Setup of main:
==> flow/design.v <==
module lab1 #
(
	parameter WIDTHIN = 16,		 
	parameter WIDTHOUT = 32,	 
	parameter [WIDTHIN-1:0] A0 = 16'b01_00000000000000,  
	parameter [WIDTHIN-1:0] A1 = 16'b01_00000000000000,  
	parameter [WIDTHIN-1:0] A2 = 16'b00_10000000000000,  
	parameter [WIDTHIN-1:0] A3 = 16'b00_00101010101010,  
	parameter [WIDTHIN-1:0] A4 = 16'b00_00001010101010,  
	parameter [WIDTHIN-1:0] A5 = 16'b00_00000010001000   
)
(
	input clk,
	input reset,	
	input i_valid,
	input i_ready,
	output o_valid,
	output o_ready,
	input [WIDTHIN-1:0] i_x,
	output [WIDTHOUT-1:0] o_y
);
logic [WIDTHIN-1:0] x;	 
logic [WIDTHOUT-1:0] y_Q;	 
logic valid_Q1;		 
logic valid_Q2;		 
logic valid_Q3;
logic valid_Q4;
logic valid_Q5;
logic valid_Q6;
logic valid_Q7;
logic [WIDTHOUT-1:0] ans;	
logic enable;
logic [WIDTHOUT-1:0] m0_out;  
logic [31:0] m0_res; 
logic [WIDTHOUT-1:0] a0_out;  
logic [WIDTHOUT-1:0] m1_out;  
logic [47:0] m1_res;
logic [WIDTHOUT-1:0] a1_out;  
logic [WIDTHOUT-1:0] m2_out;  
logic [47:0] m2_res; 
logic [WIDTHOUT-1:0] a2_out;  
logic [WIDTHOUT-1:0] m3_out;  
logic [47:0] m3_res;
logic [WIDTHOUT-1:0] a3_out;  
logic [WIDTHOUT-1:0] m4_out;  
logic [47:0] m4_res;
logic [WIDTHOUT-1:0] a4_out;  
logic [WIDTHOUT-1:0] y_D;
logic [15:0] A5_reg;
logic [31:0] A4_reg;
logic [31:0] A3_reg;
logic [31:0] A2_reg;
logic [31:0] A1_reg;
logic [31:0] A0_reg;
logic [WIDTHIN-1:0] x1;
logic [WIDTHIN-1:0] x2;
logic [WIDTHIN-1:0] x3;
logic [WIDTHIN-1:0] x4;
logic [WIDTHOUT-1:0] F1;
logic [WIDTHOUT-1:0] F2;
logic [WIDTHOUT-1:0] F3;
logic [WIDTHOUT-1:0] F4;
always_comb begin
		m0_res = A5_reg * x;
		m0_out = {3'b000, m0_res [31:3]};
		a0_out = m0_out + A4_reg;
		m1_res = F4 * x4;
		m1_out = m1_res[45:14];
		a1_out = m1_out + A3_reg;
		m2_res = F3 * x3;
		m2_out = m2_res[45:14];
		a2_out = m2_out + A2_reg;
		m3_res = F2 * x2;
		m3_out = m3_res[45:14];
		a3_out = m3_out + A1_reg;
		m4_res = F1 * x1;
		m4_out = m4_res[45:14];
		a4_out = m4_out + A0_reg ;
		enable = i_ready;
end
always @(posedge clk) begin
if (enable) begin
		A5_reg <= A5;
		A4_reg <= {5'b00000, A4, 11'b00000000000};
   	F4 <= a0_out;
		x4 <= x;
		A3_reg <= {5'b00000, A3, 11'b00000000000};
		F3 <= a1_out;
		x3 <= x4;
		A2_reg <= {5'b00000, A2, 11'b00000000000};
		F2 <= a2_out;
		x2 <= x3;
		A1_reg <= {5'b00000, A1, 11'b00000000000};
   	F1 <= a3_out;
		x1 <= x2;
		A0_reg <= {5'b00000, A0, 11'b00000000000};
end		
end
always_ff @(posedge clk or posedge reset) begin
	if (reset) begin
		valid_Q1 <= 1'b0;
		valid_Q2 <= 1'b0;
		valid_Q3 <= 1'b0;
		valid_Q4 <= 1'b0;
		valid_Q5 <= 1'b0;
		valid_Q6 <= 1'b0;
		x <= 0;
		y_Q <= 0;
	end 
	else if (enable) begin
		valid_Q1 <= i_valid;
		valid_Q2 <= valid_Q1;
		valid_Q3 <= valid_Q2;
		valid_Q4 <= valid_Q3;
		valid_Q5 <= valid_Q4;
		valid_Q6 <= valid_Q5;
		x <= i_x;
		y_Q <= y_D;
	end
end
assign y_D = a4_out;
assign o_y = y_Q;
assign o_ready = i_ready;   		
assign o_valid = valid_Q6 & i_ready;	
endmodule
clock: 7.82 ns
lec_check: 0
abc_area: 0
cap_margin: 20
cell_pad_in_sites_detail_placement: 1
cell_pad_in_sites_global_placement: 1
core_aspect_ratio: 0.81
core_margin: 9
core_utilization: 30
cts_cluster_size: 95
gpl_routability_driven: 0
max_routing_layer: met5
place_density_lb_addon: 0.07
setup_slack_margin: -0.18
slew_margin: 5
tns_end_percent: 5
run.sh (not shown) runs the stock make flow with config.mk's settings and CLKGATE_MAP_FILE=.
main: flow completed, timing, DRC and antenna clean
Input changes introduced in the feature branch (baseline for comparison: main):
==> flow/config.mk <==
export PLATFORM = sky130hd
export DESIGN_NAME = lab1
export DESIGN_NICKNAME = lab1
export VERILOG_FILES = /design/flow/design.v
export SDC_FILE = /design/flow/constraint.sdc
export NUM_CORES = 4
export LEC_CHECK = 0
export CAP_MARGIN = 20
export CORE_MARGIN = 2
export CORE_UTILIZATION = 40
export SLEW_MARGIN = 20
==> flow/constraint.sdc <==
create_clock -name core_clock -period 7.83 [get_ports {clk}]
set_input_delay 1.5660 -clock core_clock [delete_from_list [all_inputs] [get_ports {clk}]]
set_output_delay 1.5660 -clock core_clock [all_outputs]
set_load 0.01 [all_outputs]
==> results <==
Final-report setup violation count: the feature branch vs main identical. Summary of the feature branch over main: routed wire length lost 17%; via count of the first global-routing pass down 3.5%. Placeable core area (the feature branch vs. main) decreases by more than 10%. Final net count, the feature branch vs main: down slightly. Period utilization ended up 2.1 points lower on the feature branch than on main.
